==> inputs of v29 <==
// cordic
module cordic 	(input op_mode,
		input [15:0] x_coordinate,
		input [15:0] y_coordinate,
		input [15:0] rotate_amount,
		input clock,
		input reset,
		output reg [15:0] x_or_phase_out,
		output reg [15:0] y_or_size_out
		);
make LEC_CHECK=0 ABC_AREA=1 CAP_MARGIN=15 CORE_ASPECT_RATIO=1.1 CORE_MARGIN=2 CORE_UTILIZATION=71 CTS_CLUSTER_DIAMETER=196 GPL_ROUTABILITY_DRIVEN=1 MAX_ROUTING_LAYER=met4 MIN_ROUTING_LAYER=met1 PLACE_DENSITY_LB_ADDON=0.07 SETUP_SLACK_MARGIN=-0.59 SLEW_MARGIN=10 finish   # period 10.3 ns
run.sh (not shown) runs the stock make flow with config.mk's settings and CLKGATE_MAP_FILE=.
==> v7: changes against v29 <==
==> flow/config.mk (replaced) <==
export PLATFORM = sky130hd
export DESIGN_NAME = cordic
export DESIGN_NICKNAME = cordic
export VERILOG_FILES = /design/flow/design.v
export SDC_FILE = /design/flow/constraint.sdc
export NUM_CORES = 4
export LEC_CHECK = 0
export ABC_AREA = 1
export CAP_MARGIN = 0
export CORE_MARGIN = 2
export CORE_UTILIZATION = 72
export CTS_CLUSTER_DIAMETER = 263
export CTS_CLUSTER_SIZE = 72
export PLACE_DENSITY_LB_ADDON = 0.01
export SETUP_SLACK_MARGIN = 1.14
export SLEW_MARGIN = 20
==> flow/constraint.sdc (replaced) <==
create_clock -name core_clock -period 3.93 [get_ports {clock}]
set_input_delay 0.7860 -clock core_clock [delete_from_list [all_inputs] [get_ports {clock}]]
set_output_delay 0.7860 -clock core_clock [all_outputs]
set_load 0.01 [all_outputs]
==> v20: changes against v29 <==
==> flow/config.mk (replaced) <==
export PLATFORM = sky130hd
export DESIGN_NAME = cordic
export DESIGN_NICKNAME = cordic
export VERILOG_FILES = /design/flow/design.v
export SDC_FILE = /design/flow/constraint.sdc
export NUM_CORES = 4
export LEC_CHECK = 0
export ABC_AREA = 1
export CAP_MARGIN = 20
export CELL_PAD_IN_SITES_DETAIL_PLACEMENT = 2
export CORE_ASPECT_RATIO = 0.86
export CORE_MARGIN = 2
export CORE_UTILIZATION = 27
export CTS_CLUSTER_SIZE = 22
export GPL_TIMING_DRIVEN = 0
export SLEW_MARGIN = 0
==> flow/constraint.sdc (replaced) <==
create_clock -name core_clock -period 16.0 [get_ports {clock}]
set_input_delay 3.2000 -clock core_clock [delete_from_list [all_inputs] [get_ports {clock}]]
set_output_delay 3.2000 -clock core_clock [all_outputs]
set_load 0.01 [all_outputs]
==> metrics.log <==
[flow] collecting metrics
[metrics] horizontal extent of the die: a little under 300 microns
[metrics] clock buffers created by TritonCTS: 10
[metrics] final weighted congestion of routability-driven global placement: around 1.1
[metrics] share of the core filled by cells before placement: 0.725
[metrics] number of gates resized after CTS: about 600
[metrics] stage where the flow stopped: 5_1_grt
[metrics] area of the core: 80300 sq um
[metrics] result of the run: stopped before the end
[metrics] stop err: [ERROR GRT-0232] Routing congestion too high. Check the congestion heatmap in the GUI.
[metrics] number of H-tree levels: 1
Source of the figures above: v7

==> metrics.log <==
[flow] collecting metrics
[metrics] result of the run: stopped before the end
[metrics] stage where the flow stopped: 5_1_grt
[metrics] stop err: [ERROR GRT-0116] Global routing finished with congestion. Check the congestion regions in the DRC Viewer.
[metrics] share of the core filled by cells before placement: 0.271
[metrics] number of gates resized after CTS: roughly 48
[metrics] clock buffers created by TritonCTS: slightly below 60
[metrics] number of H-tree levels: 2
[metrics] horizontal extent of the die: roughly 500 microns
[metrics] final weighted congestion of routability-driven global placement: around 0.94
Source of the figures above: v20

==> metrics.log <==
[report] extracting results
[metrics] area of the core: 81500 sq um
[metrics] Mean Syn Cell Area: 6.69 sq um
[metrics] Fail Reasons: negative setup slack
[metrics] maximum achievable frequency: about 80 MHz
[metrics] final weighted congestion of routability-driven global placement: between 1 and 1.5
[metrics] smallest setup slack after layout: -1840 ps
[metrics] total setup violations reported at the end of the flow: 7
[metrics] area of all placed cells without fillers: around 70000 sq um
[metrics] result of the run: finished with violations
[metrics] horizontal extent of the die: between 200 and 300 microns
[metrics] share of the core filled by cells before placement: 0.714
[metrics] number of gates resized after CTS: roughly 66
[metrics] clock buffers created by TritonCTS: 54
[metrics] number of H-tree levels: 2
Source of the figures above: v29


==> v30 <==
cordic again, from the RTL that the note above started with.
// cordic
module cordic 	(input op_mode,
		input [15:0] x_coordinate,
		input [15:0] y_coordinate,
		input [15:0] rotate_amount,
		input clock,
		input reset,
		output reg [15:0] x_or_phase_out,
		output reg [15:0] y_or_size_out
		);
		reg [15:0] x_in;
		reg [15:0] y_in;
		reg [15:0] z_in;
		reg mode_in;
		wire [15:0] connections_x [7:0];
		wire [15:0] connections_y [7:0];
		wire [15:0] connections_z [7:0];
		wire connections_mode [7:0];
		wire [2:0] connections_stage [7:0];
		wire [15:0] outx;
		wire [15:0] outy;
		wire [15:0] outz;
		wire [32:0] holderx;
		wire [14:0] divx;
		wire [14:0] divy;
		wire [32:0] holdery;
		assign outx = connections_x[7];
		assign outy = connections_y[7];
		assign outz = connections_z[7];
		assign holderx = outx[14:0];
		assign divx = (holderx << 8) / 15'b00000001_10100101;
		assign holdery = outy[14:0];
		assign divy = (holdery << 8) / 15'b00000001_10100101;
		always @(posedge clock or negedge reset)
		begin
			if (~reset)
			begin
				x_in <= 0;
				y_in <= 0;
				z_in <= 0;
				x_or_phase_out <= 0;
				y_or_size_out <= 0;
			end
			else
			begin
				mode_in <= op_mode;
				if (connections_mode[7] == 0)
				begin
					x_or_phase_out <= {outx[15], divx};
					y_or_size_out <= {outy[15], divy};
				end
				else
				begin
					y_or_size_out <= {outx[15], divx};
					x_or_phase_out <= outz;
				end
				if(op_mode == 0)
				begin
					if (rotate_amount[14:0] <= (15'b0000011_00100100 >> 1))
					begin
						z_in <= rotate_amount;
						x_in <= x_coordinate;
						y_in <= y_coordinate;
					end
					else
					begin
						if (rotate_amount[15] == 1)
						begin
							x_in <= y_coordinate;
  ...
make LEC_CHECK=0 ABC_AREA=1 CAP_MARGIN=20 CORE_MARGIN=2 CORE_UTILIZATION=71 CTS_CLUSTER_DIAMETER=104 MAX_ROUTING_LAYER=met4 PLACE_DENSITY_LB_ADDON=0.04 SETUP_SLACK_MARGIN=3.43 SLEW_MARGIN=20 finish   # period 13.0 ns
==> v14 (differences from v30) <==
--- a/flow/config.mk
+++ b/flow/config.mk
@@ -8,9 +8,6 @@
 export ABC_AREA = 1
 export CAP_MARGIN = 20
 export CORE_MARGIN = 2
-export CORE_UTILIZATION = 71
-export CTS_CLUSTER_DIAMETER = 104
+export CORE_UTILIZATION = 66
 export MAX_ROUTING_LAYER = met4
-export PLACE_DENSITY_LB_ADDON = 0.04
-export SETUP_SLACK_MARGIN = 3.43
 export SLEW_MARGIN = 20
==> flow/constraint.sdc (replaced) <==
create_clock -name core_clock -period 10.8 [get_ports {clock}]
set_input_delay 2.1600 -clock core_clock [delete_from_list [all_inputs] [get_ports {clock}]]
set_output_delay 2.1600 -clock core_clock [all_outputs]
set_load 0.01 [all_outputs]
==> summary of the runs <==
Of v30 and v14, v14 has the higher die size (gap about 7%, measured against v14). v30 never finished: it broke off in global routing (5_1_grt) on GRT-0232. v14 completed and failed the layout checks on capacitance limit, slew limit, setup timing. Synthesized cell count is the same in v14 and v30. In synthesized area, v14 and v30 do not differ.

==> 07-22: inputs <==
==> flow/design.v <==
module cordic_stage 	(input [15:0] x,
			input [15:0] y,
			input [15:0]z,
			input mode,
			input reset,
			input clock,
			input [2:0] stage,
			output reg [15:0] x_out,
			output reg [15:0] y_out,
			output reg [15:0] z_out,
			output reg mode_out,
			output [2:0] stage_out);
		reg [15:0] atan;
		always @*
		begin
			case (stage) 
				3'b000 : atan = 16'b0_0000000_11001001;
				3'b001 : atan = 16'b0_0000000_01110110;
				3'b010 : atan = 16'b0_0000000_00111110;
				3'b011 : atan = 16'b0_0000000_00011111;
				3'b100 : atan = 16'b0_0000000_00001111;
				3'b101 : atan = 16'b0_0000000_00000111;
				3'b110 : atan = 16'b0_0000000_00000011;
				3'b111 : atan = 16'b0_0000000_00000001;
			endcase
		end
		assign stage_out = stage + 1;
		always @(posedge clock or negedge reset)
		begin
			if (~reset)
			begin
				x_out <= 0;
				y_out <= 0;
				z_out <= 0;
				mode_out <= 0;
			end
			else
			begin
				mode_out <= mode;
				if (mode == 0)
				begin
					if (z[15] == 0)
					begin
						case (x[15]^y[15])
							1'b0 : x_out <= (x[14:0] > (y[14:0] >> stage) ) ? 
									{x[15], x[14:0] - (y[14:0] >> stage)} :
									{~x[15],(y[14:0] >> stage) - x[14:0]}; 
							1'b1 : x_out <= {x[15], x[14:0] + (y[14:0] >> stage)};
						endcase
						case (x[15]^y[15])
							1'b1 : y_out <= (y[14:0] > (x[14:0] >> stage) ) ? 
									{y[15], y[14:0] - (x[14:0] >> stage)} :
									{~y[15],(x[14:0] >> stage) - y[14:0]}; 
							1'b0 : y_out <= {y[15], y[14:0] + (x[14:0] >> stage)};
						endcase
						z_out <= (z[14:0] > atan[14:0]) ? z - atan : {~z[15],atan[14:0] - z[14:0]};
					end
					else
					begin
						case (x[15]^y[15])
							1'b1 : x_out <= (x[14:0] > (y[14:0] >> stage) ) ? 
									{x[15], x[14:0] - (y[14:0] >> stage)} :
									{~x[15],(y[14:0] >> stage) - x[14:0]};
							1'b0 : x_out <= {x[15], x[14:0] + (y[14:0] >> stage)};
						endcase
						case (x[15]^y[15])
							1'b0 : y_out <= (y[14:0] > (x[14:0] >> stage) ) ? 
									{y[15], y[14:0] - (x[14:0] >> stage)} :
									{~y[15],(x[14:0] >> stage) - y[14:0]};
							1'b1 : y_out <= {y[15], y[14:0] + (x[14:0] >> stage)};
						endcase
						z_out <= (z[14:0] > atan[14:0]) ? z - atan : {~z[15],atan[14:0] - z[14:0]};
					end
				end
				else
				begin
					if (y[15] == 1)
					begin
						case (x[15]^y[15])
							1'b0 : x_out <= (x[14:0] > (y[14:0] >> stage) ) ? 
									{x[15], x[14:0] - (y[14:0] >> stage)} :
									{~x[15],(y[14:0] >> stage) - x[14:0]};
							1'b1 : x_out <= {x[15], x[14:0] + (y[14:0] >> stage)};
						endcase
						case (x[15]^y[15])
							1'b1 : y_out <= (y[14:0] > (x[14:0] >> stage) ) ? 
									{y[15], y[14:0] - (x[14:0] >> stage)} :
									{~y[15],(x[14:0] >> stage) - y[14:0]}; 
							1'b0 : y_out <= {y[15], y[14:0] + (x[14:0] >> stage)};
						endcase
						case (z[15])
							1'b0 : z_out <= (z[14:0] > atan[14:0]) ? 
									{z[15], z[14:0] - atan[14:0]} :
									{~z[15],atan[14:0] - z[14:0]};
							1'b1 : z_out <= {z[15], z[14:0] + atan[14:0]};
						endcase
					end
					else
					begin
						case (x[15]^y[15])
							1'b1 : x_out <= (x[14:0] > (y[14:0] >> stage) ) ? 
									{x[15], x[14:0] - (y[14:0] >> stage)} :
									{~x[15],(y[14:0] >> stage) - x[14:0]};
							1'b0 : x_out <= {x[15], x[14:0] + (y[14:0] >> stage)};
						endcase
						case (x[15]^y[15])
							1'b0 : y_out <= (y[14:0] > (x[14:0] >> stage) ) ? 
									{y[15], y[14:0] - (x[14:0] >> stage)} :
									{~y[15],(x[14:0] >> stage) - y[14:0]};
							1'b1 : y_out <= {y[15], y[14:0] + (x[14:0] >> stage)};
						endcase
						case (z[15])
							1'b1 : z_out <= (z[14:0] > atan[14:0]) ? 
									{z[15], z[14:0] - atan[14:0]} :
									{~z[15],atan[14:0] - z[14:0]}; 
							1'b0 : z_out <= {z[15], z[14:0] + atan[14:0]};
						endcase
					end
				end
			end
		end
endmodule
module cordic 	(input op_mode,
		input [15:0] x_coordinate,
		input [15:0] y_coordinate,
		input [15:0] rotate_amount,
		input clock,
		input reset,
		output reg [15:0] x_or_phase_out,
		output reg [15:0] y_or_size_out
		);
		reg [15:0] x_in;
		reg [15:0] y_in;
		reg [15:0] z_in;
		reg mode_in;
		wire [15:0] connections_x [7:0];
		wire [15:0] connections_y [7:0];
		wire [15:0] connections_z [7:0];
		wire connections_mode [7:0];
		wire [2:0] connections_stage [7:0];
		wire [15:0] outx;
		wire [15:0] outy;
		wire [15:0] outz;
		wire [32:0] holderx;
		wire [14:0] divx;
		wire [14:0] divy;
		wire [32:0] holdery;
		assign outx = connections_x[7];
		assign outy = connections_y[7];
		assign outz = connections_z[7];
		assign holderx = outx[14:0];
		assign divx = (holderx << 8) / 15'b00000001_10100101;
		assign holdery = outy[14:0];
		assign divy = (holdery << 8) / 15'b00000001_10100101;
		always @(posedge clock or negedge reset)
		begin
			if (~reset)
			begin
				x_in <= 0;
				y_in <= 0;
				z_in <= 0;
				x_or_phase_out <= 0;
				y_or_size_out <= 0;
			end
			else
			begin
				mode_in <= op_mode;
				if (connections_mode[7] == 0)
				begin
					x_or_phase_out <= {outx[15], divx};
					y_or_size_out <= {outy[15], divy};
				end
				else
				begin
					y_or_size_out <= {outx[15], divx};
					x_or_phase_out <= outz;
				end
				if(op_mode == 0)
				begin
					if (rotate_amount[14:0] <= (15'b0000011_00100100 >> 1))
					begin
						z_in <= rotate_amount;
						x_in <= x_coordinate;
						y_in <= y_coordinate;
					end
					else
					begin
						if (rotate_amount[15] == 1)
						begin
							x_in <= y_coordinate;
							y_in <= {~x_coordinate[15],x_coordinate[14:0]};
							z_in <= {rotate_amount[15],rotate_amount[14:0] - (15'b0000011_00100100 >> 1)};
						end
						else
						begin
							y_in <= x_coordinate;
							x_in <= {~y_coordinate[15],y_coordinate[14:0]};
							z_in <= rotate_amount - (16'b0_0000011_00100100>>1);
						end
					end
				end
				else
				begin
					if (x_coordinate[15] == 0)
					begin
						z_in <= 0;
						x_in <= x_coordinate;
						y_in <= y_coordinate;
					end
					else
					begin
						if (y_coordinate[15] == 0)
						begin
							x_in <= y_coordinate;
							y_in <= {~x_coordinate[15],x_coordinate[14:0]};
							z_in <= (16'b0_0000011_00100100 >> 1);
						end
						else
						begin
							y_in <= x_coordinate;
							x_in <= {~y_coordinate[15],y_coordinate[14:0]};
							z_in <= 16'b1_0000001_10010010;  
						end
					end
				end
			end
		end
		wire [2:0] gnd;
		assign gnd = 0;
		cordic_stage s0 (x_in, y_in, z_in, mode_in, reset, clock, gnd,
				 connections_x[0], connections_y[0], connections_z[0], connections_mode[0], connections_stage[0]);
		genvar i;
		generate
			for (i = 1; i < 8; i = i + 1) begin : stages
				cordic_stage  s0 (connections_x[i - 1],
							connections_y[i - 1],
							connections_z[i - 1],
							connections_mode[i - 1],
							reset,
							clock,
							connections_stage[i - 1],
							connections_x[i], 
							connections_y[i],
							connections_z[i],
							connections_mode[i],
							connections_stage[i]);
			end
		endgenerate
endmodule
==> flow/run.sh <==
#!/bin/bash
# the make line also repeats each setting of config.mk as NAME=value (left out here)
make -C /OpenROAD-flow-scripts/flow DESIGN_CONFIG=/design/flow/config.mk WORK_HOME=/design/flow/orfs CLKGATE_MAP_FILE= finish
==> flow/config.mk <==
export PLATFORM = sky130hd
export DESIGN_NAME = cordic
export DESIGN_NICKNAME = cordic
export VERILOG_FILES = /design/flow/design.v
export SDC_FILE = /design/flow/constraint.sdc
export NUM_CORES = 4
export LEC_CHECK = 0
export ABC_AREA = 1
export CAP_MARGIN = 20
export CORE_MARGIN = 2
export CORE_UTILIZATION = 71
export CTS_CLUSTER_DIAMETER = 104
export MAX_ROUTING_LAYER = met4
export PLACE_DENSITY_LB_ADDON = 0.03
export SETUP_SLACK_MARGIN = 3.82
export SLEW_MARGIN = 20
==> flow/constraint.sdc <==
create_clock -name core_clock -period 13.0 [get_ports {clock}]
set_input_delay 2.6000 -clock core_clock [delete_from_list [all_inputs] [get_ports {clock}]]
set_output_delay 2.6000 -clock core_clock [all_outputs]
set_load 0.01 [all_outputs]
==> inputs of 11-08, as changes to 07-22 <==
- PLACE_DENSITY_LB_ADDON: 0.03 -> unset
- SETUP_SLACK_MARGIN: 3.82 -> unset
==> reports/qor.yml <==
status: "no timing/DRC/antenna violations"
dpl.hpwl_um: 136000
grt_usage: 0.414
gp_congestion: 1.07
grt_use_met2: 0.663
numCtsBuffers: 55
grtUsageMet3: 0.0607
The numbers above come from 11-08.

==> reports/qor.yml <==
firstError: "[ERROR GRT-0232] Routing congestion too high. Check the congestion heatmap in the GUI."
dpl.hpwl_um: 138000
haltStage: "global routing (5_1_grt)"
grtUsageMet3: 0.657
status: "did not finish"
The numbers above come from 07-22.

